==> wip/yarrow: inputs <==
## conv_engine
module conv_engine(
    input         clk,
    input         reset,
    input         en_ctrl,
    output [15:0] s_addr,
    output [15:0] w_addr,
    output [15:0] b_addr,
    input  [7:0]  signal,
    input  [7:0]  weight,
    input  [7:0]  bias,
    output [15:0] save_addr,
    output [7:0]  convout,
    output        en_write,
    output        finish
);
Settings: LEC_CHECK=0, CAP_MARGIN=5, CORE_ASPECT_RATIO=0.87, CORE_MARGIN=2, CORE_UTILIZATION=72, CTS_CLUSTER_DIAMETER=376, HOLD_SLACK_MARGIN=0.29, MAX_ROUTING_LAYER=met4, PLACE_DENSITY=0.67, SETUP_SLACK_MARGIN=-0.35, SLEW_MARGIN=20, TNS_END_PERCENT=5; clock period 5.46 ns.
run.sh (not shown) runs the stock make flow with config.mk's settings and CLKGATE_MAP_FILE=.
==> wip/ember (differences from wip/yarrow) <==
- ABC_AREA: default -> 1
- CAP_MARGIN: 5 -> 20
- CORE_ASPECT_RATIO: 0.87 -> default
- CTS_CLUSTER_DIAMETER: 376 -> 204
- CTS_CLUSTER_SIZE: default -> 13
- GPL_TIMING_DRIVEN: default -> 1
- HOLD_SLACK_MARGIN: 0.29 -> default
- MAX_ROUTING_LAYER: met4 -> default
- PLACE_DENSITY: 0.67 -> default
- SETUP_SLACK_MARGIN: -0.35 -> 0.36
- SLEW_MARGIN: 20 -> 10
- TNS_END_PERCENT: 5 -> 70
==> flow/constraint.sdc (replaced) <==
create_clock -name core_clock -period 2.05 [get_ports {clk}]
set_input_delay 0.4100 -clock core_clock [delete_from_list [all_inputs] [get_ports {clk}]]
set_output_delay 0.4100 -clock core_clock [all_outputs]
set_load 0.01 [all_outputs]
==> wip/raven (differences from wip/yarrow) <==
- CAP_MARGIN: 5 -> 20
- CORE_ASPECT_RATIO: 0.87 -> default
- CORE_UTILIZATION: 72 -> 40
- CTS_CLUSTER_DIAMETER: 376 -> default
- HOLD_SLACK_MARGIN: 0.29 -> default
- MAX_ROUTING_LAYER: met4 -> default
- PLACE_DENSITY: 0.67 -> default
- SETUP_SLACK_MARGIN: -0.35 -> default
- TNS_END_PERCENT: 5 -> default
==> flow/constraint.sdc (replaced) <==
create_clock -name core_clock -period 10.0 [get_ports {clk}]
set_input_delay 2.0000 -clock core_clock [delete_from_list [all_inputs] [get_ports {clk}]]
set_output_delay 2.0000 -clock core_clock [all_outputs]
set_load 0.01 [all_outputs]
==> wip/indigo (differences from wip/yarrow) <==
- ABC_AREA: default -> 1
- CAP_MARGIN: 5 -> 20
- CORE_ASPECT_RATIO: 0.87 -> 0.5
- CTS_CLUSTER_DIAMETER: 376 -> 371
- CTS_CLUSTER_SIZE: default -> 94
- HOLD_SLACK_MARGIN: 0.29 -> default
- MAX_ROUTING_LAYER: met4 -> default
- PLACE_DENSITY: 0.67 -> 0.35
- SETUP_SLACK_MARGIN: -0.35 -> default
==> flow/constraint.sdc (replaced) <==
create_clock -name core_clock -period 4.69 [get_ports {clk}]
set_input_delay 0.9380 -clock core_clock [delete_from_list [all_inputs] [get_ports {clk}]]
set_output_delay 0.9380 -clock core_clock [all_outputs]
set_load 0.01 [all_outputs]
==> comparison <==
wip/raven finished clean. wip/indigo died in global routing. wip/yarrow reached the layout checks and failed them: setup timing. wip/ember stopped in clock tree synthesis on DPL-0038. Worst hold slack: wip/yarrow is better than wip/raven (0.0032 ns). Against wip/raven, the power of wip/yarrow is larger by about 140%. Core utilization: wip/yarrow is higher than wip/raven (44 points). In wip/raven the setup slack is better than in wip/yarrow, by 2.4 ns.

==> inputs of run D <==
==> flow/design.v <==
module iterator(
	clk,
	reset,
	en_ctrl, 
	i, 
	j, 
	k,
	l,
	m, 
	n,
	en_sum,
	en_save,
	fin_r,
	in_row,
	in_col
);
	parameter [8-1:0] CONV_DIM_IMG    = 32;  
	parameter [8-1:0] CONV_DIM_OUT    = 32;  
	parameter [8-1:0] CONV_DIM_KERNEL = 5;   
	parameter [8-1:0] CONV_OUT_CH     = 32;  
	parameter [8-1:0] CONV_DIM_CH     = 3;
	parameter [8-1:0] STRIDE          = 1;
	parameter [8-1:0] PADDING         = 2;
	input clk;
	input en_ctrl;
	input reset;
	output en_sum;
	output en_save;
	output reg fin_r;
	output reg [8-1:0] i;
	output reg [8-1:0] j; 
	output reg [8-1:0] k; 
	output reg [8-1:0] m; 
	output reg [8-1:0] n; 
	output reg [8-1:0] l; 
	output signed [8-1:0]  in_row, in_col;
	reg fin, finish;
	wire cond;
	assign in_row = (STRIDE * j) + m - PADDING;
	assign in_col = (STRIDE * k) + n - PADDING;
	assign cond   = en_ctrl & ~fin_r;
	assign en_sum = (en_ctrl && (l < CONV_DIM_CH) && (in_row >= 8'd0 && in_col >= 8'd0 && in_row < CONV_DIM_IMG && in_col < CONV_DIM_IMG)) ? 1'b1 : 1'b0;
	assign en_save = (m > 8'd0 || n > 8'd0) ? 1'b0 : (j < 8'd2) ? 1'd1 : (l == 8'd0) ? 1'd1 : 1'b0; 
	always @(posedge clk) begin
		if(reset) begin
			fin <= 0;
			fin_r <= 0;
		end else begin
			fin <= finish;
			fin_r <= fin;
		end
	end
	always @(posedge clk) begin
		if(reset) begin
			i <= 0;
			j <= 0;
			k <= 0;
			l <= 0;
			m <= 0;
			n <= 0;
			finish <= 0;
		end else if(cond) begin
		    if(en_sum) begin
				l <= l + 8'd1;
			end else begin
				l <= 0;
				n <= n + 8'd1;
				if(n == (CONV_DIM_KERNEL-1)) begin
			    	n <= 8'b0;
			    	m <= m + 8'b1;
			    	if(m == (CONV_DIM_KERNEL-1)) begin
			    		m <= 0;
			       		k <= k + 8'b1;
			       		if(k == (CONV_DIM_OUT-1)) begin
			           		k <= 0;
			           		j <= j + 8'b1;
			           		if(j == (CONV_DIM_OUT-1)) begin
				           		j <= 0;
				           		i <= i + 8'b1;
				           		if(i == (CONV_OUT_CH-1)) begin
				            		i <= 0;
					          		finish <= 1;
				           		end
				   	    	end
			           	end
		           	end
			    end
			end
		end
	end
endmodule
module addr_generator(
    clk,
    reset,
    enable,
    en_save,
    i,
    j,
    k,
    l,
    m,
    n,
    s_addr,
    w_addr,
    b_addr,
    save_addr
);
    parameter [8-1:0] CONV_DIM_IMG    = 32;
	parameter [8-1:0] CONV_DIM_KERNEL = 5;
	parameter [8-1:0] CONV_DIM_CH     = 3;
    parameter [8-1:0] CONV_OUT_CH     = 32;
    parameter [8-1:0] CONV_DIM_OUT    = 32;
    parameter [8-1:0] STRIDE          = 1;
    parameter [8-1:0] PADDING         = 2;
    parameter [8-1:0] KSIZE           = 4;
    input clk;
    input reset;
    input enable;
    input en_save;
    input [8-1:0] i;
    input [8-1:0] j;
    input [8-1:0] k;
    input [8-1:0] m;
    input [8-1:0] n;
    input [8-1:0] l;
    output reg [16-1:0] s_addr;
    output reg [16-1:0] w_addr;
    output reg [16-1:0] save_addr;
    output reg [16-1:0] b_addr;
    always @(posedge clk) begin
        if(reset) begin
            s_addr <= 0;
            w_addr <= 0;
            b_addr <= 0;
        end else if(enable) begin
            s_addr <= (((((STRIDE * j) + m - PADDING) * CONV_DIM_IMG) + ((STRIDE * k) + n - PADDING)) * CONV_DIM_CH) + l;
            w_addr <= (i * CONV_DIM_CH * CONV_DIM_KERNEL * CONV_DIM_KERNEL) + (((m * CONV_DIM_KERNEL) + (n)) * CONV_DIM_CH) + l;
            b_addr <= i;
        end
    end
    reg [7:0] i_r, j_r, k_r;
    reg [7:0] i_r1, j_r1, k_r1;
    always @(posedge clk) begin
        if (reset) begin
            i_r <= 0;
            j_r <= 0;
            k_r <= 0;
            i_r1 <= 0;
            j_r1 <= 0;
            k_r1 <= 0;
        end else begin
            i_r  <= i;
            i_r1 <= i_r;
            j_r <= j;
            j_r1 <= j_r;
            k_r <= k;
            k_r1 <= k_r;
        end
    end
    always @(posedge clk) begin
        if (reset) begin
            save_addr <= 0;
        end else if(en_save) begin
            if (j == 0 && k == 0) begin
                save_addr <= i_r1 + (((j_r1 * CONV_DIM_OUT) + (k_r1)) * CONV_OUT_CH);
            end else begin
                save_addr <= i + (((j * CONV_DIM_OUT) + (k[KSIZE:0]-1'b1)) * CONV_OUT_CH);
            end
        end
    end
endmodule  
module conv_ctrl(
    clk,
    reset,
    en_ctrl,
    s_addr,
    w_addr,
    b_addr,
    save_addr,
    en_sum,
    en_save,
    en_write,
    s_convout,
    en_sat,
    en_mac,
    en_mult_r,
    finish
);
    parameter [8-1:0] CONV_DIM_IMG    = 32;
    parameter [8-1:0] CONV_DIM_OUT    = 32;    
    parameter [8-1:0] CONV_DIM_KERNEL = 5;     
    parameter [8-1:0] CONV_DIM_CH     = 3;    
    parameter [8-1:0] CONV_OUT_CH     = 32;   
    parameter [8-1:0] STRIDE          = 1;    
    parameter [8-1:0] PADDING         = 2;    
    parameter [8-1:0] KSIZE           = 4;
    localparam [2:0] START     = 0;
    localparam [2:0] ITERATING = 1;
    localparam [2:0] SAVE      = 2;
    localparam [2:0] END       = 3;
    input clk;
    input reset;
    input en_ctrl;
    output [16-1:0] s_addr;
    output [16-1:0] w_addr;
    output [16-1:0] save_addr;
    output [16-1:0] b_addr;
    output finish;
    output en_sum, en_save;
    output en_mult_r;
    output reg en_write, en_mac, en_sat, s_convout;
    wire [8-1:0] i, j, k, l, m, n;
    wire signed [8-1:0] in_row, in_col;
    reg en_read;
    assign en_mult_r = (k >= 8'd2 || j == 8'd2) ? 1'b1 
                     : (k == 8'd1 || j == 8'd1) ? 1'b0 
                     : (m > 8'd0  || n > 8'd0) ? 1'b0 : 1'b1; 
    always @(posedge clk) begin
        if (reset) begin
            en_read   <= 1'b0;
            en_write  <= 1'b0;
            s_convout <= 1'b0;
            en_mac    <= 1'b0; 
            en_sat    <= 1'b0;
        end else if (en_ctrl) begin
            en_read   <= en_sum;
            en_mac    <= en_read;
            s_convout <= en_save;
            en_sat    <= en_save;
            en_write  <= en_sat;
        end
    end
    iterator #(
        .CONV_DIM_IMG(CONV_DIM_IMG),
        .CONV_DIM_OUT(CONV_DIM_OUT),
        .CONV_DIM_KERNEL(CONV_DIM_KERNEL),
        .CONV_OUT_CH(CONV_OUT_CH),
        .CONV_DIM_CH(CONV_DIM_CH),
        .STRIDE(STRIDE),
        .PADDING(PADDING)
    ) iter (
        .clk(clk),
        .reset(reset),
        .en_ctrl(en_ctrl),
        .i(i),
        .j(j),
        .k(k),
        .l(l),
        .m(m),
        .n(n),
        .en_sum(en_sum),
        .en_save(en_save),    
        .fin_r(finish),
        .in_row(in_row),
        .in_col(in_col)
    );
    addr_generator #(
        .CONV_DIM_IMG(CONV_DIM_IMG),
        .CONV_DIM_KERNEL(CONV_DIM_KERNEL),
        .CONV_DIM_CH(CONV_DIM_CH),
        .CONV_DIM_OUT(CONV_DIM_OUT),
        .CONV_OUT_CH(CONV_OUT_CH),
        .STRIDE(STRIDE),
        .PADDING(PADDING),
        .KSIZE(KSIZE)
    ) address_generator (
        .clk(clk),
        .reset(reset),
        .enable(en_sum),
        .en_save(s_convout),
        .i(i),
        .j(j),
        .k(k),
        .l(l),
        .m(m),
        .n(n),
        .s_addr(s_addr),
        .w_addr(w_addr),
        .b_addr(b_addr),
        .save_addr(save_addr)
    );
endmodule
module sig_altmult_accum
(
	input [7:0] dataa,
	input [7:0] datab,
	input clk, aclr, clken, sload,
	output signed [17:0] adder_out
);
	reg	signed [17:0] old_result;
	reg signed [17:0] accum_out;
	wire signed [17:0] multa;
	reg sload_reg;
	assign multa = $signed(dataa) * $signed(datab);
	always @ (accum_out, sload_reg)
	begin
		if (sload_reg)
			old_result <= 0;
		else
			old_result <= accum_out;
	end
	assign adder_out = accum_out;
	always @ (posedge clk)
	begin
		if (aclr)
		begin
			sload_reg <= 0;
			accum_out <= 0;
		end
		else if (clken)
		begin
			sload_reg <= sload;
			accum_out <= old_result + multa;
		end
	end
endmodule
module convolve(
    clk,
    reset,
    clken,
    s_convout,
    en_sat,
    en_mult_r,
    bias,
    signal,
    weight,
    convout
);
    parameter BIAS_SHIFT = 6;
    parameter OUT_SHIFT  = 9;
    input  clk, reset, clken, s_convout, en_sat, en_mult_r;
    input  [7:0] signal, weight;
    input  [7:0] bias;
    output wire signed [7:0] convout;
    wire signed [17:0] adder_out;
    reg signed  [17:0] conv_temp;
    sig_altmult_accum mac(
        .clk(clk),
        .aclr(reset | s_convout),
        .clken(clken),
        .sload(s_convout),
        .dataa(signal),
        .datab(weight),
        .adder_out(adder_out)
    );
    reg signed [17:0] multa_r;
    always @(posedge clk) begin
        if(reset) begin
            multa_r <= 18'b0;
        end else if(en_mult_r) begin
            if (clken && s_convout) begin
                multa_r <= $signed(signal) * $signed(weight);
            end
        end else begin
            multa_r <= 18'b0;
        end
    end
    always @(posedge clk) begin
        if(reset) begin
            conv_temp <= 18'b0;
        end else if(en_sat) begin
            conv_temp <= (adder_out + multa_r + ($signed(bias) <<< BIAS_SHIFT)) >>> OUT_SHIFT;
        end
    end
    assign convout = (conv_temp >  18'sd127) ?  8'd127  :
                     (conv_temp < -18'sd128) ? -8'd128  : conv_temp[7:0];
endmodule
module conv_engine(
    input         clk,
    input         reset,
    input         en_ctrl,
    output [15:0] s_addr,
    output [15:0] w_addr,
    output [15:0] b_addr,
    input  [7:0]  signal,
    input  [7:0]  weight,
    input  [7:0]  bias,
    output [15:0] save_addr,
    output [7:0]  convout,
    output        en_write,
    output        finish
);
    wire s_convout, en_save, en_sum;
    wire en_mac, en_sat, en_mult_r;
    conv_ctrl groundctrl (
        .clk(clk),
        .reset(reset),
        .en_ctrl(en_ctrl),
        .s_addr(s_addr),
        .w_addr(w_addr),
        .b_addr(b_addr),
        .save_addr(save_addr),
        .en_sum(en_sum),
        .en_save(en_save),
        .en_write(en_write),
        .s_convout(s_convout),
        .en_sat(en_sat),
        .en_mac(en_mac),
        .en_mult_r(en_mult_r),
        .finish(finish)
    );
    convolve conv (
        .clk(clk),
        .reset(reset),
        .clken(en_mac),
        .s_convout(en_write),
        .en_sat(en_sat),
        .en_mult_r(en_mult_r),
        .bias(bias),
        .signal(signal),
        .weight(weight),
        .convout(convout)
    );
endmodule
==> flow/run.sh <==
#!/bin/bash
# the make line also repeats each setting of config.mk as NAME=value (left out here)
make -C /OpenROAD-flow-scripts/flow DESIGN_CONFIG=/design/flow/config.mk WORK_HOME=/design/flow/orfs CLKGATE_MAP_FILE= finish
==> flow/config.mk <==
export PLATFORM = sky130hd
export DESIGN_NAME = conv_engine
export DESIGN_NICKNAME = conv_engine
export VERILOG_FILES = /design/flow/design.v
export SDC_FILE = /design/flow/constraint.sdc
export NUM_CORES = 4
export LEC_CHECK = 0
export CAP_MARGIN = 40
export CORE_MARGIN = 2
export CORE_UTILIZATION = 72
export CTS_CLUSTER_DIAMETER = 102
export CTS_CLUSTER_SIZE = 15
export PLACE_DENSITY_LB_ADDON = 0.27
export SLEW_MARGIN = 20
==> flow/constraint.sdc <==
create_clock -name core_clock -period 5.83 [get_ports {clk}]
set_input_delay 1.1660 -clock core_clock [delete_from_list [all_inputs] [get_ports {clk}]]
set_output_delay 1.1660 -clock core_clock [all_outputs]
set_load 0.01 [all_outputs]
==> inputs of run M, as changes to run D <==
==> flow/config.mk (replaced) <==
export PLATFORM = sky130hd
export DESIGN_NAME = conv_engine
export DESIGN_NICKNAME = conv_engine
export VERILOG_FILES = /design/flow/design.v
export SDC_FILE = /design/flow/constraint.sdc
export NUM_CORES = 4
export LEC_CHECK = 0
export CAP_MARGIN = 20
export CORE_ASPECT_RATIO = 1.43
export CORE_MARGIN = 2
export CORE_UTILIZATION = 15
export CTS_CLUSTER_SIZE = 63
export GPL_ROUTABILITY_DRIVEN = 1
export PLACE_DENSITY = 0.57
export SETUP_SLACK_MARGIN = -0.24
export SLEW_MARGIN = 20
export TNS_END_PERCENT = 15
==> flow/constraint.sdc (replaced) <==
create_clock -name core_clock -period 5.23 [get_ports {clk}]
set_input_delay 1.0460 -clock core_clock [delete_from_list [all_inputs] [get_ports {clk}]]
set_output_delay 1.0460 -clock core_clock [all_outputs]
set_load 0.01 [all_outputs]
==> inputs of run G, as changes to run D <==
==> flow/config.mk (replaced) <==
export PLATFORM = sky130hd
export DESIGN_NAME = conv_engine
export DESIGN_NICKNAME = conv_engine
export VERILOG_FILES = /design/flow/design.v
export SDC_FILE = /design/flow/constraint.sdc
export NUM_CORES = 4
export LEC_CHECK = 0
export ABC_AREA = 0
export CAP_MARGIN = 20
export CORE_MARGIN = 2
export CORE_UTILIZATION = 72
export CTS_CLUSTER_SIZE = 13
export GPL_TIMING_DRIVEN = 1
export HOLD_SLACK_MARGIN = -0.05
export SETUP_SLACK_MARGIN = 0.36
export SLEW_MARGIN = 10
export TNS_END_PERCENT = 70
==> flow/constraint.sdc (replaced) <==
create_clock -name core_clock -period 2.05 [get_ports {clk}]
set_input_delay 0.4100 -clock core_clock [delete_from_list [all_inputs] [get_ports {clk}]]
set_output_delay 0.4100 -clock core_clock [all_outputs]
set_load 0.01 [all_outputs]
==> inputs of run B, as changes to run D <==
==> flow/config.mk (replaced) <==
export PLATFORM = sky130hd
export DESIGN_NAME = conv_engine
export DESIGN_NICKNAME = conv_engine
export VERILOG_FILES = /design/flow/design.v
export SDC_FILE = /design/flow/constraint.sdc
export NUM_CORES = 4
export LEC_CHECK = 0
export ABC_AREA = 1
export CAP_MARGIN = 20
export CORE_ASPECT_RATIO = 0.5
export CORE_MARGIN = 2
export CORE_UTILIZATION = 72
export CTS_CLUSTER_DIAMETER = 371
export CTS_CLUSTER_SIZE = 94
export PLACE_DENSITY = 0.35
export SLEW_MARGIN = 20
==> flow/constraint.sdc (replaced) <==
create_clock -name core_clock -period 4.95 [get_ports {clk}]
set_input_delay 0.9900 -clock core_clock [delete_from_list [all_inputs] [get_ports {clk}]]
set_output_delay 0.9900 -clock core_clock [all_outputs]
set_load 0.01 [all_outputs]
==> flow_metrics.tcl <==
# yosys + openroad results
set metrics [dict create \
    status "aborted with a tool error" \
    error_line "[ERROR DPL-0038] Utilization greater than 100%, impossible to legalize" \
    detailed_place.area_um2 23000 \
    lastStage "4_1_cts" \
    yosys-top-cells-count "261 x inv_1, 231 x ha_1, 199 x dfxtp_1" \
    finalWeightedCongestion 0.944 \
]
-- figures above: run G

==> flow_metrics.tcl <==
# place-and-route summary
set metrics [dict create \
    layout_setup_ws_ns -0.450 \
    setup_violations 5 \
    status "finished with violations" \
    failed_checks "setup timing" \
]
-- figures above: run D

==> flow_metrics.tcl <==
# yosys + openroad results
set metrics [dict create \
    yosys-top-cells-count "475 x inv_1, 362 x nand2_1, 231 x ha_1" \
    detailed_place.area_um2 21300 \
    finalWeightedCongestion 0.934 \
    error_line "[ERROR GRT-0232] Routing congestion too high. Check the congestion heatmap in the GUI." \
    synth-edff-count 0 \
    status "aborted with a tool error" \
    busiest_layer "met2" \
    lastStage "5_1_grt" \
]
-- figures above: run B

==> flow_metrics.tcl <==
# place-and-route summary
set metrics [dict create \
    failed_checks "setup timing" \
    finalWeightedCongestion 0.833 \
    setup_violations 13 \
    status "finished with violations" \
    layout_setup_ws_ns -0.571 \
]
-- figures above: run M

Power figures rest on the tool's default switching activity, not on a simulated workload.
